===== design/flow/design.v =====
`timescale 1ns / 1ps
module processor(clk,rst,ld,kernel,o_img_re,o_img_addr,i_img_data,
                 o_out_we,o_out_addr,o_out_data,o_complete);
input clk,rst,ld;
input [143:0] kernel;
output o_img_re;
output [16:0] o_img_addr;
input [7:0] i_img_data;
output o_out_we;
output [15:0] o_out_addr;
output [7:0] o_out_data;
output o_complete;
wire pc_ctrl_sig;
wire [31:0] new_pc,o_pc,o_instr;
wire [36:0] WB_DATA;
wire wb_en;
wire [2:0] o_ctrl_alu;
wire o_bse,o_rd_ctrl,o_en;
wire [5:0] o_funct;
wire [4:0] o_shift_amt;
wire [31:0] o_a,o_b,o_b_ex,o_se,o_aluout_ex,o_mem_data,o_aluout_mem;
wire [4:0] o_rd,o_rd_ex,o_rd_mem;
wire [2:0] o_ctrl_mux,o_ctrl_mux_ex;
wire complete;
assign o_complete = complete;
IF    instruction_fetch(clk,rst,ld,kernel,new_pc,pc_ctrl_sig,o_pc,o_instr,complete);
ID    instruction_decode(clk,rst,ld,wb_en,WB_DATA[36:32],WB_DATA[31:0],o_pc,o_instr,o_ctrl_alu,o_bse,o_funct,o_shift_amt,o_a,o_b,o_se,o_rd,o_ctrl_mux,new_pc,pc_ctrl_sig);
EX    execute(clk,rst,ld,o_ctrl_alu,o_bse,o_funct,o_shift_amt,o_a,o_b,o_se,o_rd,o_ctrl_mux,o_ctrl_mux_ex,o_aluout_ex,o_b_ex,o_rd_ex);
ME    memory (clk,rst,ld,o_ctrl_mux_ex,o_aluout_ex,o_rd_ex,o_img_re,o_img_addr,i_img_data,o_rd_ctrl,o_en,o_mem_data,o_aluout_mem,o_rd_mem);
MW    mem_write(o_ctrl_mux_ex,o_aluout_ex,o_b_ex,complete,o_out_we,o_out_addr,o_out_data);
WB    wirte_back(o_rd_ctrl,o_en,o_mem_data,o_aluout_mem,o_rd_mem,WB_DATA,wb_en);
endmodule
`timescale 1ns / 1ps
module p_c(clk,rst,ld,run,ppc,npc);
input clk,rst,ld,run;
input [31:0] ppc;
output reg [31:0] npc;
always @(posedge clk) begin
        if(rst | ld)
            npc <= 0;
        else if(run)
            npc <= ppc;
end
endmodule
module IRAM(mul_1,mul_2,mul_3,mul_4,mul_5,mul_6,mul_7,mul_8,mul_9,pc,instr);
input [15:0] mul_1,mul_2,mul_3,mul_4,mul_5,mul_6,mul_7,mul_8,mul_9;
input [31:0] pc;
output reg [31:0] instr;
localparam AAD   = 6'b000001,
           AADI  = 6'b000010,
           MULI  = 6'b000011,
           SUBI  = 6'b000100,
           BEQ   = 6'b000101,
           JUMP  = 6'b000110,
           STORE = 6'b000111,
           LOAD  = 6'b001000,
           NOOP  = 6'b001001;
localparam REG_0  = 5'b00000,
           REG_1  = 5'b00001,
           REG_2  = 5'b00010,
           REG_3  = 5'b00011,
           REG_4  = 5'b00100,
           REG_5  = 5'b00101,
           REG_6  = 5'b00110,
           REG_7  = 5'b00111,
           REG_8  = 5'b01000,
           REG_9  = 5'b01001,
           REG_10 = 5'b01010,
           REG_11 = 5'b01011,
           REG_12 = 5'b01100,
           REG_13 = 5'b01101,
           REG_14 = 5'b01110,
           REG_15 = 5'b01111,
           REG_16 = 5'b10000,
           REG_17 = 5'b10001,
           REG_18 = 5'b10010,
           REG_19 = 5'b10011,
           REG_20 = 5'b10100,
           REG_21 = 5'b10101,
           REG_22 = 5'b10110,
           REG_23 = 5'b10111,
           REG_24 = 5'b11000,
           REG_25 = 5'b11001,
           REG_26 = 5'b11010,
           REG_27 = 5'b11011,
           REG_28 = 5'b11100,
           REG_29 = 5'b11101,
           REG_30 = 5'b11110,
           REG_31 = 5'b11111;
always @(*) begin
            instr = {NOOP,REG_0 ,REG_0 ,16'b0000_0000_0000_0000};
            case (pc[31:2])
                0 : instr = {AADI,REG_0,REG_1,16'b0000_0000_0000_0000};      
                1 : instr = {AADI,REG_0,REG_2,16'b0000_0000_0000_0000};      
                2 : instr = {AADI,REG_0,REG_3,16'b0000_0000_0000_0000};      
                3 : instr = {AADI,REG_0,REG_4,16'b0000_0000_0000_0000};      
                4 : instr = {AADI,REG_0,REG_5,16'b0000_0000_0000_0000};      
                5 : instr = {AADI,REG_0,REG_6,16'b0000_0000_0000_0000};      
                6 : instr = {AADI,REG_0,REG_7,16'b0000_0000_0000_0000};      
                7 : instr = {AADI,REG_0,REG_8,16'b0000_0000_0000_0000};      
                8 : instr = {AADI,REG_0,REG_9,16'b0000_0000_0000_0000};      
                9 : instr = {AADI,REG_0,REG_10,16'b0000_0000_0000_0000};      
               10 : instr = {AADI,REG_0,REG_25,16'b0000_0000_0000_0000};      
               11 : instr = {AADI,REG_0,REG_26,16'b0000_0001_0000_0000};      
               12 : instr = {AADI,REG_0,REG_27,16'b0000_0000_0000_0000};      
               13 : instr = {AADI,REG_0,REG_28,16'b0000_0000_0000_0000};      
               14 : instr = {AADI,REG_0,REG_29,16'b0000_0000_0000_0000};      
               15 : instr = {AADI,REG_0,REG_30,16'b0000_0000_0000_0000};      
               16 : instr = {AADI,REG_0,REG_31,16'b0000_0000_0000_0000};      
               17 : instr = {NOOP,REG_0 ,REG_0 ,16'b0000_0000_0000_0000};      
               18 : instr = {NOOP,REG_0 ,REG_0 ,16'b0000_0000_0000_0000};      
               19 : instr = {NOOP,REG_0 ,REG_0 ,16'b0000_0000_0000_0000};      
               20 : instr = {NOOP,REG_0 ,REG_0 ,16'b0000_0000_0000_0000};      
               21 : instr = {NOOP,REG_0 ,REG_0 ,16'b0000_0000_0000_0000};      
               22 : instr = {MULI,REG_30,REG_29,16'b0000_0001_0000_0010};      
               23 : instr = {NOOP,REG_0 ,REG_0 ,16'b0000_0000_0000_0000};      
               24 : instr = {NOOP,REG_0 ,REG_0 ,16'b0000_0000_0000_0000};      
               25 : instr = {NOOP,REG_0 ,REG_0 ,16'b0000_0000_0000_0000};      
               26 : instr = {NOOP,REG_0 ,REG_0 ,16'b0000_0000_0000_0000};      
               27 : instr = {NOOP,REG_0 ,REG_0 ,16'b0000_0000_0000_0000};      
               28 : instr = {AAD ,REG_29,REG_31,REG_29,5'b00000,6'b000000};    
               29 : instr = {NOOP,REG_0 ,REG_0 ,16'b0000_0000_0000_0000};      
               30 : instr = {NOOP,REG_0 ,REG_0 ,16'b0000_0000_0000_0000};      
               31 : instr = {NOOP,REG_0 ,REG_0 ,16'b0000_0000_0000_0000};      
               32 : instr = {NOOP,REG_0 ,REG_0 ,16'b0000_0000_0000_0000};      
               33 : instr = {NOOP,REG_0 ,REG_0 ,16'b0000_0000_0000_0000};      
               34 : instr = {AADI,REG_29,REG_28,16'b0000_0001_0000_0010};      
               35 : instr = {AADI,REG_29,REG_27,16'b0000_0010_0000_0100};      
               36 : instr = {LOAD,REG_29,REG_1,16'b0000_0000_0000_0000};       
               37 : instr = {LOAD,REG_29,REG_2,16'b0000_0000_0000_0001};       
               38 : instr = {LOAD,REG_29,REG_3,16'b0000_0000_0000_0010};       
               39 : instr = {LOAD,REG_28,REG_4,16'b0000_0000_0000_0000};       
               40 : instr = {LOAD,REG_28,REG_5,16'b0000_0000_0000_0001};       
               41 : instr = {LOAD,REG_28,REG_6,16'b0000_0000_0000_0010};       
               42 : instr = {LOAD,REG_27,REG_7,16'b0000_0000_0000_0000};       
               43 : instr = {LOAD,REG_27,REG_8,16'b0000_0000_0000_0001};       
               44 : instr = {LOAD,REG_27,REG_9,16'b0000_0000_0000_0010};       
               45 : instr = {MULI,REG_1 ,REG_1,mul_1};                         
               46 : instr = {MULI,REG_2 ,REG_2,mul_2};                         
               47 : instr = {MULI,REG_3 ,REG_3,mul_3};                         
               48 : instr = {MULI,REG_4 ,REG_4,mul_4};                         
               49 : instr = {MULI,REG_5 ,REG_5,mul_5};                         
               50 : instr = {MULI,REG_6 ,REG_6,mul_6};                         
               51 : instr = {MULI,REG_7 ,REG_7,mul_7};                         
               52 : instr = {MULI,REG_8 ,REG_8,mul_8};                         
               53 : instr = {MULI,REG_9 ,REG_9,mul_9};                         
               54 : instr = {AAD ,REG_1 ,REG_2 ,REG_2 ,5'b00000,6'b000000};    
               55 : instr = {AAD ,REG_3 ,REG_4 ,REG_4 ,5'b00000,6'b000000};    
               56 : instr = {AAD ,REG_5 ,REG_6 ,REG_6 ,5'b00000,6'b000000};    
               57 : instr = {AAD ,REG_7 ,REG_8 ,REG_8 ,5'b00000,6'b000000};    
               58 : instr = {NOOP,REG_0 ,REG_0 ,16'b0000_0000_0000_0000};      
               59 : instr = {AAD ,REG_2 ,REG_9 ,REG_2 ,5'b00000,6'b000000};    
               60 : instr = {AAD ,REG_4 ,REG_6 ,REG_4 ,5'b00000,6'b000000};    
               61 : instr = {NOOP,REG_0 ,REG_0 ,16'b0000_0000_0000_0000};      
               62 : instr = {NOOP,REG_0 ,REG_0 ,16'b0000_0000_0000_0000};      
               63 : instr = {NOOP,REG_0 ,REG_0 ,16'b0000_0000_0000_0000};      
               64 : instr = {AAD ,REG_2 ,REG_8 ,REG_2 ,5'b00000,6'b000000};    
               65 : instr = {NOOP,REG_0 ,REG_0 ,16'b0000_0000_0000_0000};      
               66 : instr = {NOOP,REG_0 ,REG_0 ,16'b0000_0000_0000_0000};      
               67 : instr = {NOOP,REG_0 ,REG_0 ,16'b0000_0000_0000_0000};      
               68 : instr = {NOOP,REG_0 ,REG_0 ,16'b0000_0000_0000_0000};      
               69 : instr = {AAD ,REG_4 ,REG_2 ,REG_10 ,5'b00000,6'b000000};    
               70 : instr = {AADI ,REG_31 ,REG_31,16'b0000_0000_0000_0001};    
               71 : instr = {NOOP,REG_0 ,REG_0 ,16'b0000_0000_0000_0000};      
               72 : instr = {NOOP,REG_0 ,REG_0 ,16'b0000_0000_0000_0000};      
               73 : instr = {NOOP,REG_0 ,REG_0 ,16'b0000_0000_0000_0000};      
               74 : instr = {STORE,REG_25,REG_10 ,16'b0000_0000_0000_0000};    
               75 : instr = {AADI ,REG_25 ,REG_25,16'b0000_0000_0000_0001};    
               76 : instr = {BEQ  ,REG_31 ,REG_26,16'b0000_0000_0000_0011};    
               77 : instr = {NOOP,REG_0 ,REG_0 ,16'b0000_0000_0000_0000};      
               78 : instr = {NOOP,REG_0 ,REG_0 ,16'b0000_0000_0000_0000};      
               79 : instr = {JUMP , 26'b00_0000_0000_0000_0000_0001_0101};  
               80 : instr = {NOOP,REG_0 ,REG_0 ,16'b0000_0000_0000_0000};      
               81 : instr = {AADI ,REG_0 ,REG_31 ,16'b0000_0000_0000_0000};    
               82 : instr = {AADI ,REG_30 ,REG_30,16'b0000_0000_0000_0001};    
               83 : instr = {NOOP,REG_0 ,REG_0 ,16'b0000_0000_0000_0000};      
               84 : instr = {NOOP,REG_0 ,REG_0 ,16'b0000_0000_0000_0000};      
               85 : instr = {NOOP,REG_0 ,REG_0 ,16'b0000_0000_0000_0000};      
               86 : instr = {NOOP,REG_0 ,REG_0 ,16'b0000_0000_0000_0000};      
               87 : instr = {BEQ  ,REG_30 ,REG_26,16'b0000_0000_0000_0011};    
               88 : instr = {NOOP,REG_0 ,REG_0 ,16'b0000_0000_0000_0000};      
               89 : instr = {JUMP , 26'b00_0000_0000_0000_0000_0001_0101};  
               90 : instr = {NOOP,REG_0 ,REG_0 ,16'b0000_0000_0000_0000};      
               91 : instr = {NOOP,REG_0 ,REG_0 ,16'b0000_0000_0000_0000};      
               default : instr = {NOOP,REG_0 ,REG_0 ,16'b0000_0000_0000_0000};
            endcase
end
endmodule
module inc_pc(ppc,npc);
input  [31:0] ppc;
output [31:0] npc;
assign npc = ppc + 4;
endmodule
module if_mux(c_sig,inc_pc,jump_addr,pc);
input c_sig;
input [31:0] inc_pc;
input [31:0] jump_addr;
output reg [31:0] pc;
always @(*) begin
       case(c_sig)
             0 : pc = inc_pc;
             1 : pc = jump_addr;
             default : pc = inc_pc;
       endcase
end
endmodule
module IF(clk,rst,ld,kernel,new_pc,pc_ctrl_sig,o_pc,o_instr,comp);
input clk,rst,ld;
input [143:0] kernel;
input [31:0] new_pc;
input pc_ctrl_sig;
output reg [31:0] o_pc,o_instr;
output comp;
localparam NOOP_INSTR = {6'b001001,26'b0};
wire [31:0] ppc,npc,incre_pc;
wire [31:0] instr;
reg complete;
reg run;
reg [15:0] k1,k2,k3,k4,k5,k6,k7,k8,k9;
assign comp = complete;
always @(posedge clk) begin
      if(ld) begin
          k1 <= kernel[15:0];
          k2 <= kernel[31:16];
          k3 <= kernel[47:32];
          k4 <= kernel[63:48];
          k5 <= kernel[79:64];
          k6 <= kernel[95:80];
          k7 <= kernel[111:96];
          k8 <= kernel[127:112];
          k9 <= kernel[143:128];
      end
end
wire at_end = (npc[31:2] == 92);
always @(posedge clk) begin
      if(rst) begin
          run <= 0;
          complete <= 0;
      end
      else if(ld) begin
          run <= 1;
          complete <= 0;
      end
      else if(run & at_end) begin
          run <= 0;
          complete <= 1;
      end
end
p_c    pc(clk,rst,ld,run & ~at_end,ppc,npc);
IRAM   iram(k1,k2,k3,k4,k5,k6,k7,k8,k9,npc,instr);
inc_pc increment_pc(npc,incre_pc);
if_mux IF_mucx(pc_ctrl_sig,incre_pc,new_pc,ppc);
always @(posedge clk) begin
      if(rst | ld) begin
          o_pc <= 0;
          o_instr <= NOOP_INSTR;
      end
      else begin
          o_pc <= incre_pc;
          o_instr <= (run & ~at_end) ? instr : NOOP_INSTR;
      end
end
endmodule
`timescale 1ns / 1ps
module control_unit(opcode,c_sig);
input [5:0] opcode;
output reg [10:0]c_sig;
always @(*) begin
       case(opcode)
           1 : c_sig = 11'b0_0_0_0_0_000_0_0_1;  
           2 : c_sig = 11'b0_1_0_0_1_001_0_0_1;  
           3 : c_sig = 11'b0_1_0_0_1_010_0_0_1;  
           4 : c_sig = 11'b0_1_0_0_1_011_0_0_1;  
           5 : c_sig = 11'b1_0_1_0_0_111_0_0_0;  
           6 : c_sig = 11'b1_0_0_1_0_111_0_0_0;  
           7 : c_sig = 11'b0_1_0_0_1_001_0_1_0;  
           8 : c_sig = 11'b0_1_0_0_1_001_1_0_1;  
           default : c_sig = 11'b0_0_0_0_0_111_0_0_0;  
       endcase
end
endmodule
module sign_extend(in_1,out);
input [15:0] in_1;
output reg [31:0] out;
wire s_bit = in_1[15];
always @(*) begin
       out = {s_bit,{16{1'b0}},in_1[14:0]};
end
endmodule
module branch_npc_add(in_1,in_2,out);
input [31:0] in_1,in_2;
output reg [31:0] out;
always @(*) begin
     if(in_1[31] == in_2[31]) begin
           out[30:0] =   in_1[30:0] + in_2[30:0];
           out[31] = in_1[31];
     end
     else begin
          if(in_1[30:0] > in_2[30:0]) begin
                out[30:0] =   in_1[30:0] - in_2[30:0];
                out[31] = in_1[31];
          end
          else begin
                out[30:0] =   in_2[30:0] - in_1[30:0];
                out[31] = in_2[31];
          end
     end
end
endmodule
module regbank(clk,rs,rt,we,rd,i_data,a,b,comp_sig);
input clk;
input [4:0] rs,rt,rd;
input we;
input [31:0] i_data;
output reg [31:0] a,b;
output comp_sig;
reg [31:0] regs [0:31];
function exists;
input [4:0] n;
begin
      exists = (n >= 1 && n <= 10) || (n >= 25);
end
endfunction
always @(posedge clk) begin
      if(we && exists(rd))
            regs[rd] <= i_data;
end
always @(*) begin
      if(!exists(rs))
            a = 0;
      else if(we && rd == rs)
            a = i_data;
      else
            a = regs[rs];
      if(!exists(rt))
            b = 0;
      else if(we && rd == rt)
            b = i_data;
      else
            b = regs[rt];
end
assign comp_sig = (a == b);
endmodule
module ID(clk,rst,ld,i_we,i_rd,wb,i_pc,i_instr,o_ctrl_alu,o_bse,o_funct,o_shift_amt,o_a,o_b,o_se,o_rd,o_ctrl_mux,new_pc,pc_ctrl_sig);
input clk,rst,ld;
input i_we;
input [4:0]  i_rd;
input [31:0] wb;
input [31:0] i_pc,i_instr;
output reg [2:0] o_ctrl_alu;
output reg o_bse;
output reg [5:0] o_funct;
output reg [4:0] o_shift_amt;
output reg [31:0] o_a,o_b,o_se;
output reg [4:0] o_rd;
output reg [2:0] o_ctrl_mux;
output [31:0] new_pc;
output pc_ctrl_sig;
wire [10:0] c_sig;
wire [31:0] a,b,se,npc_se,npc_branch;
wire [4:0] rd;
wire comp_sig;
control_unit      cu(i_instr[31:26],c_sig);
regbank           reg_bank(clk,i_instr[25:21],i_instr[20:16],i_we,i_rd,wb,a,b,comp_sig);
sign_extend       sig_ext(i_instr[15:0],se);
assign rd = c_sig[9] ?  i_instr[20:16] : i_instr[15:11];
branch_npc_add bna({i_instr[15],{14{1'b0}},i_instr[14:0],2'b00},i_pc[31:0],npc_se);
assign npc_branch = (c_sig[8]&comp_sig) ? npc_se : i_pc[31:0];
assign new_pc = c_sig[7] ? {i_pc[31:28],i_instr[25:0],2'b00} : npc_branch;
assign pc_ctrl_sig = c_sig[10];
always @(posedge clk) begin
    o_ctrl_alu <= c_sig[5:3];
    o_bse <= c_sig[6];
    o_funct <= i_instr[5:0];
    o_shift_amt <= i_instr[10:6];
    o_a <= a;
    o_b <= b;
    o_se <= se;
    o_rd <= rd;
    if(rst | ld)
        o_ctrl_mux <= 3'b000;
    else
        o_ctrl_mux <= {c_sig[2],c_sig[1],c_sig[0]};
end
endmodule
`timescale 1ns / 1ps
module ctrl_alu(c_sig,i_func,i_shift_amt,func,shift_amt);
input [2:0]c_sig;
input [5:0] i_func;
input [4:0] i_shift_amt;
output reg [5:0] func;
output reg [4:0] shift_amt;
always @(*) begin
     shift_amt = i_shift_amt;
     case(c_sig)
          0 : func = i_func;       
          1 : func = 6'b0;         
          2 : func = 6'b000011;    
          3 : func = 6'b000001;    
          default : func = 6'b0;
     endcase
end
endmodule
module alu(func,shiftamt,a,b,o_data);
input [5:0] func;
input [4:0] shiftamt;
input [31:0] a,b;
output reg [31:0] o_data;
always @(*) begin
              o_data = 0;
              case(func)
                   0 : begin
                        if(a[31] == b[31]) begin
                             o_data[30:0] =   a[30:0] + b[30:0];
                             o_data[31] = a[31];
                        end
                       else begin
                            if(a[30:0] > b[30:0]) begin
                                  o_data[30:0] =   a[30:0] - b[30:0];
                                  o_data[31] =     a[31];
                            end
                       else begin
                                  o_data[30:0] =   b[30:0] - a[30:0];
                                  o_data[31] = b[31];
                       end
                  end
                   end
                   1 : o_data = a - b;
                   3 : begin
                         o_data[31]  = a[31]^b[31];
                         o_data[30:0]= a[30:0] * b[30:0];
                   end
                   4 : o_data = b >> shiftamt;
                   5 : o_data = b << shiftamt;
                   6 : o_data = a >> shiftamt;
                   7 : o_data = a << shiftamt;
                   default : o_data = 0;
              endcase
end
endmodule
module EX(clk,rst,ld,i_c_sig,i_bse,i_funct,i_shift_amt,i_a,i_b,i_se,i_rd,i_ctrl_mux,o_ctrl_mux,o_aluout,o_b,o_rd);
input clk,rst,ld;
input [2:0] i_c_sig;
input i_bse;
input [5:0] i_funct;
input [4:0] i_shift_amt;
input [31:0] i_a,i_b,i_se;
input [4:0] i_rd;
input [2:0] i_ctrl_mux;
output reg [2:0]  o_ctrl_mux;
output reg [31:0] o_aluout,o_b;
output reg [4:0]  o_rd;
wire [5:0] func;
wire [4:0] shift_amt;
wire [31:0] b_se,aluout;
ctrl_alu control_alu(i_c_sig,i_funct,i_shift_amt,func,shift_amt);
alu      ALU(func,shift_amt,i_a,b_se,aluout);
assign b_se = i_bse ? i_se : i_b;
always @(posedge clk) begin
      o_aluout   <= aluout;
      o_b        <= i_b;
      o_rd       <= i_rd;
      if(rst | ld)
            o_ctrl_mux <= 3'b000;
      else
            o_ctrl_mux <= i_ctrl_mux;
end
endmodule
`timescale 1ns / 1ps
module ME(clk,rst,ld,i_ctrl_mux_ex,i_aluout_ex,i_rd_ex,o_img_re,o_img_addr,i_img_data,o_rd_ctrl,o_en,o_mem_data,o_aluout_mem,o_rd_mem);
input clk,rst,ld;
input [2:0]  i_ctrl_mux_ex;
input [31:0] i_aluout_ex;
input [4:0]  i_rd_ex;
output o_img_re;
output [16:0] o_img_addr;
input [7:0] i_img_data;
output reg o_rd_ctrl,o_en;
output reg [31:0] o_mem_data,o_aluout_mem;
output reg [4:0] o_rd_mem;
assign o_img_re   = (i_ctrl_mux_ex[2:1] == 2);
assign o_img_addr = i_aluout_ex[16:0];
always @(posedge clk) begin
       o_rd_ctrl <= i_ctrl_mux_ex[2];
       if(rst | ld)
             o_en <= 1'b0;
       else
             o_en <= i_ctrl_mux_ex[0];
       o_mem_data <= {24'b0,i_img_data};
       o_aluout_mem <= i_aluout_ex;
       o_rd_mem <= i_rd_ex;
end
endmodule
module MW(i_ctrl_mux_ex,i_aluout_ex,i_b_ex,complete,o_we,o_addr,o_data);
input [2:0]  i_ctrl_mux_ex;
input [31:0] i_aluout_ex,i_b_ex;
input complete;
output o_we;
output [15:0] o_addr;
output reg [7:0] o_data;
assign o_we   = (i_ctrl_mux_ex[2:1] == 1) & ~complete;
assign o_addr = i_aluout_ex[15:0];
always @(*) begin
          if(i_b_ex[31] == 1)
              o_data = 8'b00000000;
          else if(i_b_ex >= 255)
              o_data = 8'b11111111;
          else
              o_data = i_b_ex[7:0];
end
endmodule
`timescale 1ns / 1ps
module WB(i_rd_ctrl,i_en,i_mem_data,i_aluout_mem,i_rd_mem,WB_DATA,o_we);
input i_rd_ctrl,i_en;
input [31:0] i_mem_data,i_aluout_mem;
input [4:0] i_rd_mem;
output [36:0] WB_DATA;
output o_we;
wire [31:0] data = i_rd_ctrl ? i_mem_data : i_aluout_mem;
assign WB_DATA = {i_rd_mem,data};
assign o_we = i_en;
endmodule

===== design/flow/run.sh =====
#!/bin/bash
# the make line also repeats each setting of config.mk as NAME=value (left out here)
make -C /OpenROAD-flow-scripts/flow DESIGN_CONFIG=/design/flow/config.mk WORK_HOME=/design/flow/orfs CLKGATE_MAP_FILE= finish

===== design/flow/config.mk =====
export PLATFORM = sky130hd
export DESIGN_NAME = processor
export DESIGN_NICKNAME = processor
export VERILOG_FILES = /design/flow/design.v
export SDC_FILE = /design/flow/constraint.sdc
export NUM_CORES = 4
export LEC_CHECK = 0
export CAP_MARGIN = 20
export CORE_ASPECT_RATIO = 0.88
export CORE_MARGIN = 2
export CORE_UTILIZATION = 39
export CTS_CLUSTER_SIZE = 14
export GPL_TIMING_DRIVEN = 1
export HOLD_SLACK_MARGIN = 0.28
export MAX_ROUTING_LAYER = met5
export PLACE_DENSITY = 0.63
export SLEW_MARGIN = 20
export TNS_END_PERCENT = 75

===== design/flow/constraint.sdc =====
create_clock -name core_clock -period 4.9 [get_ports {clk}]
set_input_delay 0.9800 -clock core_clock [delete_from_list [all_inputs] [get_ports {clk}]]
set_output_delay 0.9800 -clock core_clock [all_outputs]
set_load 0.01 [all_outputs]

==> results.ini, run 1 <==
[clock_network]
clock_sinks = 1457
cts.path.max_buffers = 3
numCtsBuffers = 156
worstSkewPairLatency_ns = 0.85
cts_tree = yes
cts_root_buf = clkbuf_16
htree_levels = 4
clkTransAtPathRegs_ns = 0.06

[cells_and_area]
final_util_pct = 48.8
areaGrowthSynthToFinish_pct = 24.2
stdcell_count = 11800
fin_nets = 9435
final_area_um2 = 111000

[logic_synthesis]
ys_types = 102
ys_seq_share_pct = 45.5
muxShareOfSynthArea_pct = 16.2
top_area_share_pct = 38.5
synth-xor-area-share_pct = 2.04
synth_cells = 7279
ys_cells = 7279
synth.area.top_cells = edfxtp_1 38%, mux4_2 12%, fa_1 8.6%, dfxtp_1 7.0%, mux2i_1 4.1%
common_cells = 1,144 x edfxtp_1, 591 x nor2_1, 546 x nand2_1, 492 x inv_1, 457 x mux4_2
ys_sh_adder_pct = 12.3
synth_area_per_cell_um2 = 12.3
synthArstFlopShare_pct = 0
edf_count = 1144
aoi_share_pct = 10.2
ff_type = edfxtp_1
simple_gate_area_share_pct = 8.83
ys_warn_count = 14
logic_family = multiplexers
netlist_area_um2 = 89300
yosys_register_bits = 1457
yosysTopAreaCell = edfxtp_1
yosys_area_um2 = 89300
top_cell = edfxtp_1

[worst_setup_path]
startpoint = instruction_decode.o_bse$_DFF_P_
crit_chain = buf_6 > mux2_4 > clkinv_4 > buf_4 > nor2_1 > fa_1 > fa_1 > inv_1 > fa_1 > fa_1 > inv_1 > fa_1 > fa_1 > fa_1 > fa_1 > ha_4 > or4_4 > o21a_1 > and3_1 > a221oi_2 > xnor2_1 > o221ai_1
r2r_start = instruction_decode.o_bse$_DFF_P_
path_class = reg2reg
cpPeakStageDelay_ns = 0.61
path_common_cell = fa_1
cp_top_family = adder cells
rr_worst_depth = 22
crit_fanout = 9
start_kind = flop
r2r_end = execute.o_aluout[30]$_DFF_P_
cp.arrival_ns = 7.89
cp_num_buf_inv = 5
crit_end = execute.o_aluout[30]$_DFF_P_
end_kind = flop
rrSetupSlack_ns = -2.29
slowest_stage = fa_1
critical_path_cell_count = 22
crit_required_ns = 5.60

[sta]
final.period_utilization_pct = 147
timing.final.crit_period_ns = 7.19
tns_ns = -46.61
timing.final.ws_setup_ns = -2.29
worst_pin_slew_ns = 1.12
max-slew-margin-rel_pct = 25.2
rsz0062_at_grt = true
whs_ns = 0.322
slew_viol_final = 0
clock_skew_ns = 0.0697
hold_viol_final = 0
setup_violations = 29
max_freq_mhz = 139

[power_and_ir_drop]
seqPwrFrac_pct = 49.4
cellLeakagePower_nw = 42.3
p_switching_mw = 6.91
vdd_drop_max_uv = 349
powerComb_mw = 2.42
power_per_cell_area_nw_per_um2 = 257
clk-power_mw = 12.0
clockPowerShare_pct = 42.2
p_int_mw = 21.6
power_leader = sequential cells
sw_frac_of_total_pct = 24.2
p_seq_mw = 14.1
p_comb_share_pct = 8.5

[global_route]
antenna_found_initial = 16
grt_max_degree = 83
grt_pass1_wl_um = 503000
grt_use_total_pct = 30.0
overflow = 0
grt_pass1_vias = 69100

[detailed_routing]
wirelength_um = 358000
drc = 0
vias_per_cell = 6.00
first_pass_iters = 9
vias = 70600
drtIter0Drc = 9442
drt-wirelength-per-cell_um = 30.4
ant_nets = 0

[job]
tool_warnings = 124
maxCapViolations = 0

[place]
dpl-instance-area_um2 = 103000
gp_congestion = 1.04
dpl.cell_count = 11400
dp_hpwl_um = 267000
buffer_ports.inserted = 198

[run_status]
status = failed layout checks
violatedChecks = negative setup slack

[die]
ios = 199
num_rows = 164
die_w_um = 514
floorplan.core_util_pct = 39.3
dieArea_um2 = 233000
fp.dieH_um = 453
core_area_um2 = 227000

[hold_path]
min_to = memory.o_rd_mem[0]$_DFF_P_
holdPathStages = 0
hp-class = reg2reg
hp-start = execute.o_rd[0]$_DFF_P_

==> layer usage <==
layer  GRT usage [%]  up-vias  part of all wire (%)
li1                -    29400                     -
met1            42.3    36000                    40
met2            44.1     4441                    43
met3            7.40      763                    12
met4            12.3        8                   4.7
met5               0        -                 0.013
==> final cells by class <==
type                       instances  area [um2]
antenna                            8        20.0
clock buffer                     207        4270
timing repair buffer            1247       11400
tap                             2988        3740
sequential                      1457       40700
clock inverter                    79         928
fill                           20000      116000
inverter                         517        1970
multi-input combinational       5254       47900
==> what timing repair did <==
item | CTS | global route
pin swaps | 28 | 111
hold buffers | 0 | 0
setup buffers | 24 | 51
gates cloned | 2 | 8
setup endpoints to repair | 45 | 57
gates resized | 78 | 227
==> metrics by stage <==
step,setup WS (ns),power (mW)
after global routing,-2.48,29.3
after global placement,-2.58,16.6
after CTS,-2.27,28.6
after floorplan,-1.88,15.4
after detailed placement,-2.57,16.6
final,-2.29,28.5
==> run 2: changes to the inputs <==
CORE_ASPECT_RATIO = unset   (was 0.88)
CORE_UTILIZATION = 72   (was 39)
CTS_CLUSTER_DIAMETER = 389   (was unset)
CTS_CLUSTER_SIZE = 99   (was 14)
GPL_TIMING_DRIVEN = unset   (was 1)
HOLD_SLACK_MARGIN = -0.04   (was 0.28)
MAX_ROUTING_LAYER = unset   (was met5)
PLACE_DENSITY = 0.37   (was 0.63)
SETUP_SLACK_MARGIN = 0.73   (was unset)
TNS_END_PERCENT = unset   (was 75)
clock period = 5.1 ns   (was 4.9 ns; I/O delays follow)
==> results.ini, run 2 <==
[logic_synthesis]
netlist_area_um2 = 89300
ys_seq_share_pct = 45.5
synth_cells = 7279
simple_gate_area_share_pct = 8.83
synth_area_per_cell_um2 = 12.3
yosys_register_bits = 1457
aoi_share_pct = 10.2
ys_warn_count = 14
synth-xor-area-share_pct = 2.04
yosys_area_um2 = 89300
ys_types = 102
synthArstFlopShare_pct = 0
top_area_share_pct = 38.5
edf_count = 1144
synth.area.top_cells = edfxtp_1 38%, mux4_2 12%, fa_1 8.6%, dfxtp_1 7.0%, mux2i_1 4.1%
muxShareOfSynthArea_pct = 16.2
ys_sh_adder_pct = 12.3
top_cell = edfxtp_1
common_cells = 1,144 x edfxtp_1, 591 x nor2_1, 546 x nand2_1, 492 x inv_1, 457 x mux4_2
ys_cells = 7279
ff_type = edfxtp_1
logic_family = multiplexers
yosysTopAreaCell = edfxtp_1

[die]
num_rows = 129
fp.dieH_um = 356
floorplan.core_util_pct = 72.4
die_w_um = 356
dieArea_um2 = 127000
core_area_um2 = 123000
ios = 199

[place]
gp_congestion = 1.09
dpl.cell_count = 9915
buffer_ports.inserted = 198
dp_hpwl_um = 269000

[global_route]
grt_use_total_pct = 72.8
overflow = 131

[clock_network]
cts_hold_buffers = 0
clock_sinks = 1457
htree_levels = 1
cts_root_buf = clkbuf_16
numCtsBuffers = 18
cts.path.max_buffers = 3

[run_status]
stop_stage = global routing
error = [ERROR GRT-0232] Routing congestion too high. Check the congestion heatmap in the GUI.
status = aborted with a tool error

-- run 2: what timing repair did --
| action | CTS |
|---|---|
| gates resized | 233 |
| cloned | 7 |
| pin swaps | 67 |
| setup endpoints to repair | 62 |
| setup buffers | 52 |
-- run 2: routing by layer --
metal	global-route usage, %	GRT overflow
met5	30.7	1
met4	70.1	66
met3	55.1	5
met2	90.3	56
met1	74.3	3
-- run 2: per-stage QoR --
stage	hold slack [ns]	setup TNS [ns]	util, %	setup WS, ns	instance area [um2]
4_1_cts	0.354	-40.80	83.4	-2.10	103000
3_5_place_dp	0.313	-48.08	81.6	-2.54	101000
3_3_place_gp	0.310	-44.14	81.5	-2.40	101000
2_1_floorplan	0.310	-25.36	-	-1.68	91800
==> run 3: changes to the inputs <==
ABC_AREA = 1   (was unset)
CAP_MARGIN = 15   (was 20)
CELL_PAD_IN_SITES_DETAIL_PLACEMENT = 2   (was unset)
CELL_PAD_IN_SITES_GLOBAL_PLACEMENT = 1   (was unset)
CORE_UTILIZATION = 67   (was 72)
CTS_CLUSTER_DIAMETER = unset   (was 389)
CTS_CLUSTER_SIZE = unset   (was 99)
GPL_TIMING_DRIVEN = 1   (was unset)
HOLD_SLACK_MARGIN = unset   (was -0.04)
MAX_ROUTING_LAYER = met5   (was unset)
MIN_ROUTING_LAYER = met2   (was unset)
PLACE_DENSITY = unset   (was 0.37)
PLACE_DENSITY_LB_ADDON = 0.17   (was unset)
SETUP_SLACK_MARGIN = 1.15   (was 0.73)
SLEW_MARGIN = 40   (was 20)
TNS_END_PERCENT = 80   (was unset)
clock period = 11.0 ns   (was 5.1 ns; I/O delays follow)
==> results.ini, run 3 <==
[logic_synthesis]
synth.area.top_cells = edfxtp_1 36%, nand2_1 14%, fa_1 7.9%, nand3_1 7.2%, dfxtp_1 6.4%
ys_sh_adder_pct = 11.3
netlist_area_um2 = 97300
common_cells = 3,548 x nand2_1, 1,401 x nand3_1, 1,182 x inv_1, 1,168 x edfxtp_1, 998 x nor2_1
muxShareOfSynthArea_pct = 0.226
edf_count = 1168
top_area_share_pct = 36.0
aoi_share_pct = 9.85
yosys_register_bits = 1481
logic_family = simple AND/OR/NAND/NOR gates
synth-xor-area-share_pct = 1.66
ys_warn_count = 14
synth_area_per_cell_um2 = 7.98
synthArstFlopShare_pct = 0
yosys_area_um2 = 97300
simple_gate_area_share_pct = 26.3
ff_type = edfxtp_1
synth_cells = 12200
ys_types = 66
yosysTopAreaCell = edfxtp_1
top_cell = nand2_1
ys_seq_share_pct = 42.5
ys_cells = 12200

[die]
num_rows = 139
fp.dieH_um = 385
floorplan.core_util_pct = 67.7
core_area_um2 = 144000
dieArea_um2 = 148000
die_w_um = 385

[run_status]
status = aborted with a tool error
stop_stage = global placement without I/O
error = [ERROR FLW-0024] Place density exceeds 1.0 (current PLACE_DENSITY_LB_ADDON =  0.17). Please check if the value of  PLACE_DENSITY_LB_ADDON is between 0 and 0.99.

==> run 4: changes to the inputs <==
ABC_AREA = unset   (was 1)
CAP_MARGIN = 20   (was 15)
CELL_PAD_IN_SITES_DETAIL_PLACEMENT = unset   (was 2)
CELL_PAD_IN_SITES_GLOBAL_PLACEMENT = unset   (was 1)
CORE_UTILIZATION = 40   (was 67)
GPL_TIMING_DRIVEN = unset   (was 1)
MAX_ROUTING_LAYER = unset   (was met5)
MIN_ROUTING_LAYER = unset   (was met2)
PLACE_DENSITY_LB_ADDON = unset   (was 0.17)
SETUP_SLACK_MARGIN = 1.22   (was 1.15)
SLEW_MARGIN = 20   (was 40)
TNS_END_PERCENT = unset   (was 80)
clock period = 9.18 ns   (was 11.0 ns; I/O delays follow)
==> results.ini, run 4 <==
[run_status]
status = finished clean

[die]
floorplan.core_util_pct = 40.2
die_w_um = 476
dieArea_um2 = 227000
fp.dieH_um = 476
num_rows = 173
core_area_um2 = 222000
ios = 199

[sta]
max-slew-margin-rel_pct = 16.5
timing.final.ws_setup_ns = 1.44
slew_viol_final = 0
final.period_utilization_pct = 84.3
timing.final.crit_period_ns = 7.74
tns_ns = 0
whs_ns = 0.322
clock_skew_ns = 0.0514
rsz0062_at_grt = true
hold_viol_final = 0
worst_pin_slew_ns = 1.25
max_freq_mhz = 129
setup_violations = 0

[job]
tool_warnings = 135
maxCapViolations = 0

[place]
dp_hpwl_um = 241000
dpl_worst_slack_ns = 0.606
gp_congestion = 1.02
buffer_ports.inserted = 198

[logic_synthesis]
yosysTopAreaCell = edfxtp_1
synth-xor-area-share_pct = 2.04
synth_area_per_cell_um2 = 12.3
yosys_area_um2 = 89300
yosys_register_bits = 1457
muxShareOfSynthArea_pct = 16.2
ff_type = edfxtp_1
aoi_share_pct = 10.2
synthArstFlopShare_pct = 0
ys_seq_share_pct = 45.5
ys_sh_adder_pct = 12.3
synth.area.top_cells = edfxtp_1 38%, mux4_2 12%, fa_1 8.6%, dfxtp_1 7.0%, mux2i_1 4.1%
top_area_share_pct = 38.5
ys_warn_count = 14
simple_gate_area_share_pct = 8.83
ys_cells = 7279
synth_cells = 7279
netlist_area_um2 = 89300
logic_family = multiplexers
ys_types = 102
edf_count = 1144
top_cell = edfxtp_1
common_cells = 1,144 x edfxtp_1, 591 x nor2_1, 546 x nand2_1, 492 x inv_1, 457 x mux4_2

[power_and_ir_drop]
clockPowerShare_pct = 43.4
clk-power_mw = 6.62
seqPwrFrac_pct = 49.3
cellLeakagePower_nw = 37.9
p_comb_share_pct = 7.3
sw_frac_of_total_pct = 23.7
vdd_drop_max_uv = 219
power_per_cell_area_nw_per_um2 = 149
powerComb_mw = 1.11
p_switching_mw = 3.62
power_leader = sequential cells
p_seq_mw = 7.53
p_int_mw = 11.6
total_power_mw = 15.3

[hold_path]
holdPathStages = 0
min_to = execute.o_rd[4]$_DFF_P_
hp-class = reg2reg
hp-start = instruction_decode.o_rd[4]$_DFF_P_

[worst_setup_path]
crit_fanout = 11
cp_top_family = adder cells
end_kind = flop
start_kind = flop
rr_worst_depth = 25
cpPeakStageDelay_ns = 0.56
crit_required_ns = 9.80
path_common_cell = fa_1
slowest_stage = fa_1
r2r_end = execute.o_aluout[30]$_DFF_P_
path_class = reg2reg
cp.arrival_ns = 8.36
cp_num_buf_inv = 5
critical_path_cell_count = 25
startpoint = instruction_decode.o_bse$_DFF_P_
crit_end = execute.o_aluout[30]$_DFF_P_
r2r_start = instruction_decode.o_bse$_DFF_P_
rrSetupSlack_ns = 1.44

[global_route]
grt_use_total_pct = 29.2
overflow = 0
antenna_found_initial = 17
grt_max_degree = 118
grt_pass1_vias = 66200
grt_pass1_wl_um = 482000

[detailed_routing]
first_pass_iters = 8
drt-wirelength-per-cell_um = 30.8
wirelength_um = 337000
vias_per_cell = 6.09
vias = 66700
drc = 0
ant_nets = 0
drtIter0Drc = 8848

[clock_network]
numCtsBuffers = 160
worstSkewPairLatency_ns = 0.84
cts_root_buf = clkbuf_16
cts_tree = yes
cts_hold_buffers = 0
clock_sinks = 1457
clkTransAtPathRegs_ns = 0.06
cts.path.max_buffers = 3
htree_levels = 4

[cells_and_area]
fin_nets = 8647
areaGrowthSynthToFinish_pct = 14.5

-- run 4: timing repair --
item | 4_1_cts | 5_1_grt
pin swaps | 0 | 1
resized | 9 | 32
endpoints found under the setup margin | 13 | 11
gates cloned | 0 | 1
hold endpoints to repair | 0 | 0
buffers inserted | 1 | 12
-- run 4: final cells by class --
type	instances	area [um2]
timing repair buffer	455	4040
fill	20400	120000
antenna	6	15.0
inverter	517	1960
tap	2975	3720
clock inverter	83	948
clock buffer	213	4420
sequential	1457	40700
multi-input combinational	5254	46500
-- run 4: through the flow --
step	std cells	util, %	area, um2
3_5_place_dp	10600	43.5	96600
2_1_floorplan	7734	-	91000
6_report	11000	46.0	102000
4_1_cts	10900	45.9	102000
5_1_grt	11000	46.0	102000
3_3_place_gp	10600	43.5	96500
-- run 4: metal layers --
layer / global-route usage [%] / part of all wire (%)
met1: 38.8 / 39
met5: 0 / 0.033
met4: 15.5 / 6.3
met2: 44.1 / 44
met3: 7.03 / 11
==> run 5: changes to the inputs <==
CAP_MARGIN = 40   (was 20)
CORE_ASPECT_RATIO = 0.88   (was unset)
CORE_UTILIZATION = 39   (was 40)
CTS_CLUSTER_SIZE = 21   (was unset)
GPL_TIMING_DRIVEN = 1   (was unset)
HOLD_SLACK_MARGIN = 0.28   (was unset)
MAX_ROUTING_LAYER = met5   (was unset)
PLACE_DENSITY = 0.63   (was unset)
SETUP_SLACK_MARGIN = unset   (was 1.22)
TNS_END_PERCENT = 75   (was unset)
clock period = 4.61 ns   (was 9.18 ns; I/O delays follow)
==> results.ini, run 5 <==
[run_status]
status = failed layout checks
violatedChecks = negative setup slack

[power_and_ir_drop]
clockPowerShare_pct = 42.2
sw_frac_of_total_pct = 23.9
cellLeakagePower_nw = 43.3
p_switching_mw = 7.30
p_int_mw = 23.2
power_per_cell_area_nw_per_um2 = 272
seqPwrFrac_pct = 49.1
p_seq_mw = 15.0
powerComb_mw = 2.67
vdd_drop_max_uv = 273
power_leader = sequential cells
clk-power_mw = 12.9
total_power_mw = 30.5
p_comb_share_pct = 8.8

[clock_network]
cts_root_buf = clkbuf_16
htree_levels = 4
clkTransAtPathRegs_ns = 0.07
cts_tree = yes
worstSkewPairLatency_ns = 0.84
clock_sinks = 1457
cts.path.max_buffers = 3
numCtsBuffers = 159
cts_hold_buffers = 0

[global_route]
grt_max_degree = 65
overflow = 0
grt_use_total_pct = 30.1
grt_pass1_vias = 70500
antenna_found_initial = 11
grt_pass1_wl_um = 506000

[worst_setup_path]
start_kind = flop
end_kind = flop
startpoint = instruction_decode.o_bse$_DFF_P_
r2r_start = instruction_decode.o_bse$_DFF_P_
critical_path_cell_count = 23
cp_num_buf_inv = 6
crit_end = execute.o_aluout[30]$_DFF_P_
rr_worst_depth = 23
path_class = reg2reg
cpPeakStageDelay_ns = 0.62
crit_required_ns = 5.30
cp.arrival_ns = 8.05
path_common_cell = fa_1
r2r_end = execute.o_aluout[30]$_DFF_P_
cp_top_family = adder cells
crit_fanout = 5
crit_chain = buf_12 > buf_6 > mux2_4 > inv_8 > buf_4 > nor2_1 > fa_1 > fa_2 > inv_1 > fa_1 > fa_1 > inv_1 > fa_1 > fa_1 > fa_1 > fa_2 > ha_4 > or4_4 > o21a_1 > and3_1 > a221oi_4 > xnor2_1 > o221ai_1
rrSetupSlack_ns = -2.74
slowest_stage = fa_2

[cells_and_area]
final_area_um2 = 112000
fin_nets = 9643
areaGrowthSynthToFinish_pct = 25.9
final_util_pct = 49.4
stdcell_count = 12000

[logic_synthesis]
logic_family = multiplexers
aoi_share_pct = 10.2
yosysTopAreaCell = edfxtp_1
ys_cells = 7279
yosys_register_bits = 1457
yosys_area_um2 = 89300
ys_sh_adder_pct = 12.3
synth-xor-area-share_pct = 2.04
netlist_area_um2 = 89300
simple_gate_area_share_pct = 8.83
synthArstFlopShare_pct = 0
ys_warn_count = 14
ys_types = 102
ys_seq_share_pct = 45.5
ff_type = edfxtp_1
synth.area.top_cells = edfxtp_1 38%, mux4_2 12%, fa_1 8.6%, dfxtp_1 7.0%, mux2i_1 4.1%
synth_cells = 7279
synth_area_per_cell_um2 = 12.3
muxShareOfSynthArea_pct = 16.2
top_cell = edfxtp_1
common_cells = 1,144 x edfxtp_1, 591 x nor2_1, 546 x nand2_1, 492 x inv_1, 457 x mux4_2
top_area_share_pct = 38.5
edf_count = 1144

[detailed_routing]
vias_per_cell = 5.93
vias = 70900
drtIter0Drc = 9640
ant_nets = 0
drc = 0
first_pass_iters = 6
wirelength_um = 357000
drt-wirelength-per-cell_um = 29.8

[place]
buffer_ports.inserted = 198
dpl_worst_slack_ns = -3.02
dpl.cell_count = 11600
dpl-instance-area_um2 = 105000
dp_hpwl_um = 272000
gp_congestion = 1.03

[die]
num_rows = 164
fp.dieH_um = 453
dieArea_um2 = 233000
floorplan.core_util_pct = 39.3
core_area_um2 = 227000
die_w_um = 514
ios = 199

[sta]
max_freq_mhz = 136
worst_pin_slew_ns = 1.04
timing.final.ws_setup_ns = -2.74
final.period_utilization_pct = 159
clock_skew_ns = 0.0544
tns_ns = -56.54
setup_violations = 31
timing.final.crit_period_ns = 7.35
max-slew-margin-rel_pct = 30.7
rsz0062_at_grt = true
whs_ns = 0.327
hold_viol_final = 0
slew_viol_final = 0

[job]
tool_warnings = 124
maxCapViolations = 0

[hold_path]
holdPathStages = 0
hp-start = instruction_decode.o_rd[3]$_DFF_P_
min_to = execute.o_rd[3]$_DFF_P_
hp-class = reg2reg

run 5: area by class of cell:
cell class	instances	area, um2
Fill cell	20100	115000
Multi-Input combinational cell	5257	47800
Sequential cell	1457	40700
Timing Repair Buffer	1449	13000
Clock buffer	193	4190
Tap cell	2988	3740
Inverter	517	1990
Clock inverter	96	1020
Antenna cell	3	7.51
run 5: layer usage:
metal  vias up  global-route usage (%)  part of all wire (%)
li1      29800                       -                     -
met1     36000                    42.1                    40
met2      4382                    44.7                    43
met5         -                       0                 0.012
met3       704                    7.73                    12
met4         6                    11.9                   4.6
run 5: repair_timing:
item / in CTS / in global routing
cloned: 6 / 8
pin swaps: 20 / 35
hold endpoints to repair: 0 / 0
buffers inserted: 36 / 41
resized: 140 / 122
endpoints found under the setup margin: 61 / 62
==> run 6: changes to the inputs <==
CAP_MARGIN = 20   (was 40)
CELL_PAD_IN_SITES_GLOBAL_PLACEMENT = 1   (was unset)
CORE_ASPECT_RATIO = unset   (was 0.88)
CTS_CLUSTER_DIAMETER = 310   (was unset)
CTS_CLUSTER_SIZE = 14   (was 21)
GPL_TIMING_DRIVEN = 0   (was 1)
PLACE_DENSITY = unset   (was 0.63)
clock period = 5.21 ns   (was 4.61 ns; I/O delays follow)
==> results.ini, run 6 <==
[run_status]
status = failed layout checks
violatedChecks = negative setup slack

[logic_synthesis]
top_cell = edfxtp_1
netlist_area_um2 = 89300
yosys_register_bits = 1457
yosysTopAreaCell = edfxtp_1
synthArstFlopShare_pct = 0
ys_seq_share_pct = 45.5
ys_sh_adder_pct = 12.3
ff_type = edfxtp_1
synth-xor-area-share_pct = 2.04
ys_warn_count = 14
common_cells = 1,144 x edfxtp_1, 591 x nor2_1, 546 x nand2_1, 492 x inv_1, 457 x mux4_2
muxShareOfSynthArea_pct = 16.2
synth_cells = 7279
ys_types = 102
aoi_share_pct = 10.2
ys_cells = 7279
synth_area_per_cell_um2 = 12.3
logic_family = multiplexers
simple_gate_area_share_pct = 8.83
synth.area.top_cells = edfxtp_1 38%, mux4_2 12%, fa_1 8.6%, dfxtp_1 7.0%, mux2i_1 4.1%
top_area_share_pct = 38.5
edf_count = 1144
yosys_area_um2 = 89300

[hold_path]
hp-start = instruction_decode.c_sig[5]$_DFF_P_
hp-class = reg2reg
holdPathStages = 0
min_to = instruction_decode.o_ctrl_alu[2]$_DFF_P_

[die]
ios = 199
core_area_um2 = 227000
num_rows = 175
die_w_um = 482
dieArea_um2 = 233000
fp.dieH_um = 482
floorplan.core_util_pct = 39.2

[global_route]
grt_max_degree = 88
grt_pass1_vias = 69200
overflow = 0
grt_use_total_pct = 36.5
grt_pass1_wl_um = 582000
antenna_found_initial = 45

[detailed_routing]
first_pass_iters = 7
vias = 71600
drtIter0Drc = 10500
vias_per_cell = 6.27
drt-wirelength-per-cell_um = 37.7
drc = 0
ant_nets = 0
wirelength_um = 431000

[worst_setup_path]
path_common_cell = fa_1
crit_fanout = 9
path_class = reg2reg
r2r_start = instruction_decode.o_bse$_DFF_P_
crit_end = execute.o_aluout[30]$_DFF_P_
cp_top_family = adder cells
critical_path_cell_count = 25
cp.arrival_ns = 8.25
startpoint = instruction_decode.o_bse$_DFF_P_
cp_num_buf_inv = 6
crit_required_ns = 5.87
slowest_stage = clkbuf_1
rrSetupSlack_ns = -2.38
start_kind = flop
cpPeakStageDelay_ns = 0.62
r2r_end = execute.o_aluout[30]$_DFF_P_
rr_worst_depth = 25
end_kind = flop

[power_and_ir_drop]
clk-power_mw = 8.66
powerComb_mw = 2.38
vdd_drop_max_uv = 305
cellLeakagePower_nw = 39.6
sw_frac_of_total_pct = 25.2
power_leader = sequential cells
p_switching_mw = 6.11
power_per_cell_area_nw_per_um2 = 224
p_int_mw = 18.2
seqPwrFrac_pct = 54.5
p_seq_mw = 13.2
clockPowerShare_pct = 35.7
p_comb_share_pct = 9.8

[job]
tool_warnings = 124
maxCapViolations = 0

[sta]
worst_pin_slew_ns = 1.31
timing.final.crit_period_ns = 7.59
slew_viol_final = 0
whs_ns = 0.328
max-slew-margin-rel_pct = 12.5
setup_violations = 41
clock_skew_ns = 0.138
final.period_utilization_pct = 146
max_freq_mhz = 132
rsz0062_at_grt = true
hold_viol_final = 0
timing.final.ws_setup_ns = -2.38

[place]
dpl-instance-area_um2 = 99400
gp_congestion = 1.02
buffer_ports.inserted = 198
dp_hpwl_um = 327000

[cells_and_area]
areaGrowthSynthToFinish_pct = 21.3
final-comb-area_um2 = 49000
fillerInstances = 20700
seq_area_um2 = 40700
final_area_um2 = 108000
fin_nets = 9090

[clock_network]
cts_hold_buffers = 0
cts_root_buf = clkbuf_16
clkTransAtPathRegs_ns = 0.08
htree_levels = 3
numCtsBuffers = 114
cts.path.max_buffers = 3
cts_tree = yes
clock_sinks = 1457
worstSkewPairLatency_ns = 0.86

## run 6: stage by stage
step / setup WS (ns) / utilization [%] / cells / total power, mW / setup TNS (ns)
after floorplan: -1.57 / - / 7734 / 14.5 / -23.51
after global placement: -4.87 / 42.8 / 10900 / 15.5 / -1380.90
after detailed placement: -4.38 / 43.7 / 11000 / 15.6 / -166.52
after CTS: -2.33 / 47.1 / 11300 / 24.2 / -42.49
after global routing: -2.46 / 47.6 / 11400 / 24.9 / -44.65
final: -2.38 / 47.6 / 11400 / 24.3 / -42.78
## run 6: layout make-up
type                       count  area share, %
multi-input combinational   5253           45.2
sequential                  1457           37.6
timing repair buffer         454           4.70
buffer                       489           3.92
tap                         3009           3.47
clock buffer                 205           2.97
inverter                     517           1.94
clock inverter                 7          0.172
antenna                       20         0.0462
timing repair inverter         2        0.00924
## run 6: routing by layer
metal	GRT usage (%)	up-vias	share of wire, %
li1	-	28700	-
met1	50.8	37400	40
met2	54.9	4588	43
met3	8.61	908	11
met4	14.9	18	5.0
met5	0	-	0.072
## run 6: what timing repair did
| action | in CTS | in global routing |
|---|---|---|
| cloned | 5 | 0 |
| setup endpoints to repair | 63 | 66 |
| pin swaps | 78 | 62 |
| buffers inserted | 113 | 51 |
| resized | 830 | 178 |
==> run 7: changes to the inputs <==
CELL_PAD_IN_SITES_GLOBAL_PLACEMENT = unset   (was 1)
CTS_CLUSTER_DIAMETER = 235   (was 310)
GPL_TIMING_DRIVEN = 1   (was 0)
SETUP_SLACK_MARGIN = -0.32   (was unset)
clock period = 3.34 ns   (was 5.21 ns; I/O delays follow)
==> results.ini, run 7 <==
[logic_synthesis]
ys_types = 102
ys_warn_count = 14
ys_sh_adder_pct = 12.3
yosys_register_bits = 1457
edf_count = 1144
ys_seq_share_pct = 45.5
netlist_area_um2 = 89300
ff_type = edfxtp_1
top_cell = edfxtp_1
synth_cells = 7279
simple_gate_area_share_pct = 8.83
synth.area.top_cells = edfxtp_1 38%, mux4_2 12%, fa_1 8.6%, dfxtp_1 7.0%, mux2i_1 4.1%
common_cells = 1,144 x edfxtp_1, 591 x nor2_1, 546 x nand2_1, 492 x inv_1, 457 x mux4_2
yosysTopAreaCell = edfxtp_1
top_area_share_pct = 38.5
yosys_area_um2 = 89300
muxShareOfSynthArea_pct = 16.2
synth-xor-area-share_pct = 2.04
logic_family = multiplexers
synthArstFlopShare_pct = 0
synth_area_per_cell_um2 = 12.3
ys_cells = 7279
aoi_share_pct = 10.2

[power_and_ir_drop]
clockPowerShare_pct = 34.7
power_per_cell_area_nw_per_um2 = 324
p_switching_mw = 9.19
seqPwrFrac_pct = 54.6
p_comb_share_pct = 10.7
p_seq_mw = 20.7
total_power_mw = 37.9
cellLeakagePower_nw = 45.9
vdd_drop_max_uv = 519
powerComb_mw = 4.05
p_int_mw = 28.7
power_leader = sequential cells
clk-power_mw = 13.1
sw_frac_of_total_pct = 24.3

[cells_and_area]
stdcell_count = 12600
fin_nets = 10300
final_area_um2 = 117000
areaGrowthSynthToFinish_pct = 30.9
final_util_pct = 51.4

[die]
core_area_um2 = 227000
die_w_um = 482
ios = 199
num_rows = 175
floorplan.core_util_pct = 39.2
dieArea_um2 = 233000
fp.dieH_um = 482

[detailed_routing]
first_pass_iters = 6
vias_per_cell = 5.79
ant_nets = 0
drt-wirelength-per-cell_um = 29.4
vias = 72900
wirelength_um = 370000
drc = 0
drtIter0Drc = 9014

[job]
maxCapViolations = 0
tool_warnings = 124

[clock_network]
clock_sinks = 1457
cts_root_buf = clkbuf_16
htree_levels = 3
cts.path.max_buffers = 3
worstSkewPairLatency_ns = 0.86
numCtsBuffers = 115
clkTransAtPathRegs_ns = 0.09
cts_tree = yes

[global_route]
antenna_found_initial = 22
overflow = 0
grtUsageMet3_pct = 5.84
busiest_layer = met2
grt_pass1_vias = 72500
use_met2_pct = 49.2
grt_pass1_wl_um = 519000
use_met1_pct = 40.2
grt_use_total_pct = 31.1
grt_max_degree = 75

[place]
dp_hpwl_um = 288000
dpl.cell_count = 12300
dpl_worst_slack_ns = -4.29
dpl-instance-area_um2 = 111000
buffer_ports.inserted = 198
gp_congestion = 1.06

[worst_setup_path]
rr_worst_depth = 23
end_kind = flop
cp_top_family = adder cells
r2r_end = execute.o_aluout[30]$_DFF_P_
rrSetupSlack_ns = -3.77
crit_end = execute.o_aluout[30]$_DFF_P_
startpoint = instruction_decode.o_bse$_DFF_P_
cp_num_buf_inv = 6
critical_path_cell_count = 23
start_kind = flop
crit_fanout = 7
cp.arrival_ns = 7.78
path_class = reg2reg
crit_required_ns = 4.01
crit_chain = buf_12 > buf_4 > mux2_4 > buf_4 > clkinv_4 > nor2_1 > fa_1 > fa_1 > inv_1 > fa_1 > fa_1 > inv_1 > fa_1 > fa_1 > fa_1 > fa_1 > ha_4 > or4_4 > o21a_1 > and3_1 > a221oi_2 > xnor2_1 > o221ai_1
r2r_start = instruction_decode.o_bse$_DFF_P_
slowest_stage = fa_1
path_common_cell = fa_1
cpPeakStageDelay_ns = 0.57

[sta]
clock_skew_ns = 0.130
hold_viol_final = 0
max_freq_mhz = 141
final.period_utilization_pct = 213
setup_violations = 76
slew_viol_final = 0
worst_pin_slew_ns = 1.04
whs_ns = 0.327
timing.final.ws_setup_ns = -3.77
rsz0062_at_grt = true
max-slew-margin-rel_pct = 30.8
tns_ns = -127.80
timing.final.crit_period_ns = 7.11

[run_status]
violatedChecks = negative setup slack
status = failed layout checks

[hold_path]
holdPathStages = 0
hp-class = reg2reg
hp-start = execute.o_rd[0]$_DFF_P_
min_to = memory.o_rd_mem[0]$_DFF_P_

## run 7: per-layer routing
metal / up-vias / wire length [um]
li1: 31000 / -
met1: 36800 / 141000
met2: 4081 / 170000
met3: 922 / 34300
met4: 8 / 24900
met5: - / 51
## run 7: final cells by class
| type | count | area [um2] |
|---|---|---|
| Antenna cell | 6 | 15.0 |
| Clock buffer | 175 | 3120 |
| Clock inverter | 9 | 179 |
| Fill cell | 19900 | 111000 |
| Inverter | 517 | 1970 |
| Multi-Input combinational cell | 5255 | 48500 |
| Sequential cell | 1457 | 40700 |
| Tap cell | 3009 | 3760 |
| Timing Repair Buffer | 2156 | 18700 |
## run 7: repair_timing
action,CTS,global route
pin swaps,68,64
gates resized,227,196
hold buffers,8,0
setup endpoints to repair,64,74
cloned,3,4
hold endpoints to repair,32,0
setup buffers,48,58
==> run 8: changes to the inputs <==
CAP_MARGIN = 35   (was 20)
CORE_UTILIZATION = 72   (was 39)
CTS_CLUSTER_DIAMETER = 358   (was 235)
CTS_CLUSTER_SIZE = 13   (was 14)
GPL_TIMING_DRIVEN = unset   (was 1)
HOLD_SLACK_MARGIN = unset   (was 0.28)
MAX_ROUTING_LAYER = unset   (was met5)
PLACE_DENSITY = 0.42   (was unset)
SETUP_SLACK_MARGIN = 0.49   (was -0.32)
TNS_END_PERCENT = unset   (was 75)
clock period = 3.56 ns   (was 3.34 ns; I/O delays follow)
==> results.ini, run 8 <==
[logic_synthesis]
ys_types = 102
ys_cells = 7279
synth_cells = 7279
synthArstFlopShare_pct = 0
ff_type = edfxtp_1
top_cell = edfxtp_1
synth-xor-area-share_pct = 2.04
common_cells = 1,144 x edfxtp_1, 591 x nor2_1, 546 x nand2_1, 492 x inv_1, 457 x mux4_2
yosys_area_um2 = 89300
yosys_register_bits = 1457
netlist_area_um2 = 89300
ys_warn_count = 14
aoi_share_pct = 10.2
top_area_share_pct = 38.5
synth_area_per_cell_um2 = 12.3
edf_count = 1144
ys_seq_share_pct = 45.5
ys_sh_adder_pct = 12.3
synth.area.top_cells = edfxtp_1 38%, mux4_2 12%, fa_1 8.6%, dfxtp_1 7.0%, mux2i_1 4.1%
simple_gate_area_share_pct = 8.83
logic_family = multiplexers
muxShareOfSynthArea_pct = 16.2
yosysTopAreaCell = edfxtp_1

[global_route]
overflow = 4472
grt_use_total_pct = 93.6

[clock_network]
cts_root_buf = clkbuf_16
cts.path.max_buffers = 3
clock_sinks = 1457
htree_levels = 4
numCtsBuffers = 130

[die]
num_rows = 129
floorplan.core_util_pct = 72.4
fp.dieH_um = 356
core_area_um2 = 123000
dieArea_um2 = 127000
die_w_um = 356
ios = 199

[place]
buffer_ports.inserted = 198
dpl.cell_count = 10600
gp_congestion = 1.12
dp_hpwl_um = 297000

[run_status]
stop_stage = global routing
error = [ERROR GRT-0116] Global routing finished with congestion. Check the congestion regions in the DRC Viewer.
status = aborted with a tool error

## run 8: what timing repair did
action | 4_1_cts
gates resized | 478
pin swaps | 173
hold buffers | 0
buffers inserted | 102
setup endpoints to repair | 123
gates cloned | 4
endpoints found under the hold margin | 0
## run 8: through the flow
| step | instance area [um2] | hold slack (ns) | utilization, % | setup WS, ns | TNS [ns] |
|---|---|---|---|---|---|
| after floorplan | 92100 | 0.310 | - | -3.22 | -71.47 |
| after global placement | 107000 | 0.311 | 86.4 | -4.01 | -131.78 |
| after detailed placement | 107000 | 0.314 | 86.4 | -4.12 | -142.76 |
| after CTS | 113000 | 0.289 | 91.8 | -3.70 | -124.35 |
## run 8: metal layers
layer  GRT usage, %  overflow
met1           89.7       285
met2            108      2778
met3           82.8       232
met4           96.9      1129
met5           63.3        48
==> run 9: changes to the inputs <==
CAP_MARGIN = 20   (was 35)
CORE_UTILIZATION = 57   (was 72)
CTS_CLUSTER_DIAMETER = unset   (was 358)
CTS_CLUSTER_SIZE = unset   (was 13)
PLACE_DENSITY = unset   (was 0.42)
SETUP_SLACK_MARGIN = unset   (was 0.49)
clock period = 7.19 ns   (was 3.56 ns; I/O delays follow)
==> results.ini, run 9 <==
[run_status]
status = failed layout checks
violatedChecks = negative setup slack

[power_and_ir_drop]
cellLeakagePower_nw = 39.2
total_power_mw = 19.0
sw_frac_of_total_pct = 23.8
power_per_cell_area_nw_per_um2 = 183
p_int_mw = 14.4
p_switching_mw = 4.52
clockPowerShare_pct = 41.5
p_comb_share_pct = 7.8
seqPwrFrac_pct = 50.7
powerComb_mw = 1.47
power_leader = sequential cells
p_seq_mw = 9.61
clk-power_mw = 7.87
vdd_drop_max_uv = 229

[logic_synthesis]
synthArstFlopShare_pct = 0
aoi_share_pct = 10.2
yosys_register_bits = 1457
yosys_area_um2 = 89300
common_cells = 1,144 x edfxtp_1, 591 x nor2_1, 546 x nand2_1, 492 x inv_1, 457 x mux4_2
synth.area.top_cells = edfxtp_1 38%, mux4_2 12%, fa_1 8.6%, dfxtp_1 7.0%, mux2i_1 4.1%
muxShareOfSynthArea_pct = 16.2
logic_family = multiplexers
ys_seq_share_pct = 45.5
simple_gate_area_share_pct = 8.83
top_cell = edfxtp_1
edf_count = 1144
ys_warn_count = 14
ff_type = edfxtp_1
ys_types = 102
synth_cells = 7279
ys_cells = 7279
top_area_share_pct = 38.5
ys_sh_adder_pct = 12.3
netlist_area_um2 = 89300
yosysTopAreaCell = edfxtp_1
synth_area_per_cell_um2 = 12.3
synth-xor-area-share_pct = 2.04

[worst_setup_path]
crit_fanout = 8
path_class = reg2reg
slowest_stage = fa_1
cp.arrival_ns = 7.99
end_kind = flop
start_kind = flop
startpoint = instruction_decode.o_bse$_DFF_P_
cp_top_family = adder cells
rrSetupSlack_ns = -0.09
rr_worst_depth = 30
path_common_cell = fa_1
crit_required_ns = 7.89
crit_end = execute.o_aluout[28]$_DFF_P_
critical_path_cell_count = 30
cpPeakStageDelay_ns = 0.54
r2r_start = instruction_decode.o_bse$_DFF_P_
cp_num_buf_inv = 8
r2r_end = execute.o_aluout[28]$_DFF_P_

[sta]
worst_pin_slew_ns = 1.44
max-slew-margin-rel_pct = 4.09
rsz0062_at_grt = true
timing.final.ws_setup_ns = -0.0916
hold_viol_final = 0
slew_viol_final = 0
max_freq_mhz = 137
tns_ns = -0.128
clock_skew_ns = 0.0845
setup_violations = 2
timing.final.crit_period_ns = 7.28
final.period_utilization_pct = 101

[cells_and_area]
stdcell_count = 10300
final_util_pct = 66.5
fin_nets = 8929
fillerInstances = 11500
areaGrowthSynthToFinish_pct = 16.1
final_area_um2 = 104000

[hold_path]
hp-start = execute.o_aluout[22]$_DFF_P_
holdPathStages = 0
hp-class = reg2reg
min_to = memory.o_aluout_mem[22]$_DFF_P_

[global_route]
overflow = 0
grt_use_total_pct = 40.8
grt_pass1_vias = 67600
grt_max_degree = 89
grt_pass1_wl_um = 465000
antenna_found_initial = 16

[job]
maxCapViolations = 0
tool_warnings = 125

[die]
fp.dieH_um = 400
floorplan.core_util_pct = 57.3
core_area_um2 = 156000
dieArea_um2 = 160000
die_w_um = 400
num_rows = 145
ios = 199

[clock_network]
clkTransAtPathRegs_ns = 0.07
cts_root_buf = clkbuf_16
clock_sinks = 1457
numCtsBuffers = 151
cts.path.max_buffers = 3
htree_levels = 4
worstSkewPairLatency_ns = 0.83
cts_tree = yes

[detailed_routing]
vias_per_cell = 6.60
drtIter0Drc = 9085
ant_nets = 0
drc = 0
drt-wirelength-per-cell_um = 31.7
vias = 68100
wirelength_um = 327000
first_pass_iters = 7

[place]
dpl.cell_count = 9991
dp_hpwl_um = 237000
gp_congestion = 1.04
buffer_ports.inserted = 198
dpl-instance-area_um2 = 97600

## run 9: final cells by class
type	instances	area (um2)	share of cell area, %
multi-input combinational	5253	46900	45.2
sequential	1457	40700	39.2
timing repair buffer	747	6560	6.33
clock buffer	196	4070	3.92
tap	2058	2570	2.48
inverter	517	1960	1.89
clock inverter	83	958	0.924
antenna	7	17.5	0.0169
## run 9: metal layers
metal  wire length, um  track usage, %  vias up
met5                93               0        -
met4             21000            21.9       14
met3             42300            12.0     1007
met2            143000            60.3     4746
met1            121000            54.4    34000
li1                  -               -    28300
## run 9: timing repair
item	4_1_cts	5_1_grt
cloned	1	0
setup endpoints to repair	11	11
hold buffers	0	0
endpoints found under the hold margin	0	0
pin swaps	27	45
setup buffers	14	27
gates resized	60	114
## run 9: stage by stage
stage | hold WS, ns | setup slack (ns)
finish | 0.313 | -0.0916
global route | 0.322 | -0.292
CTS | 0.319 | -0.0399
detailed placement | 0.312 | -0.374
global placement | 0.311 | -0.337
floorplan | 0.310 | 0.00513
Power figures rest on the tool's default switching activity, not on a simulated workload.
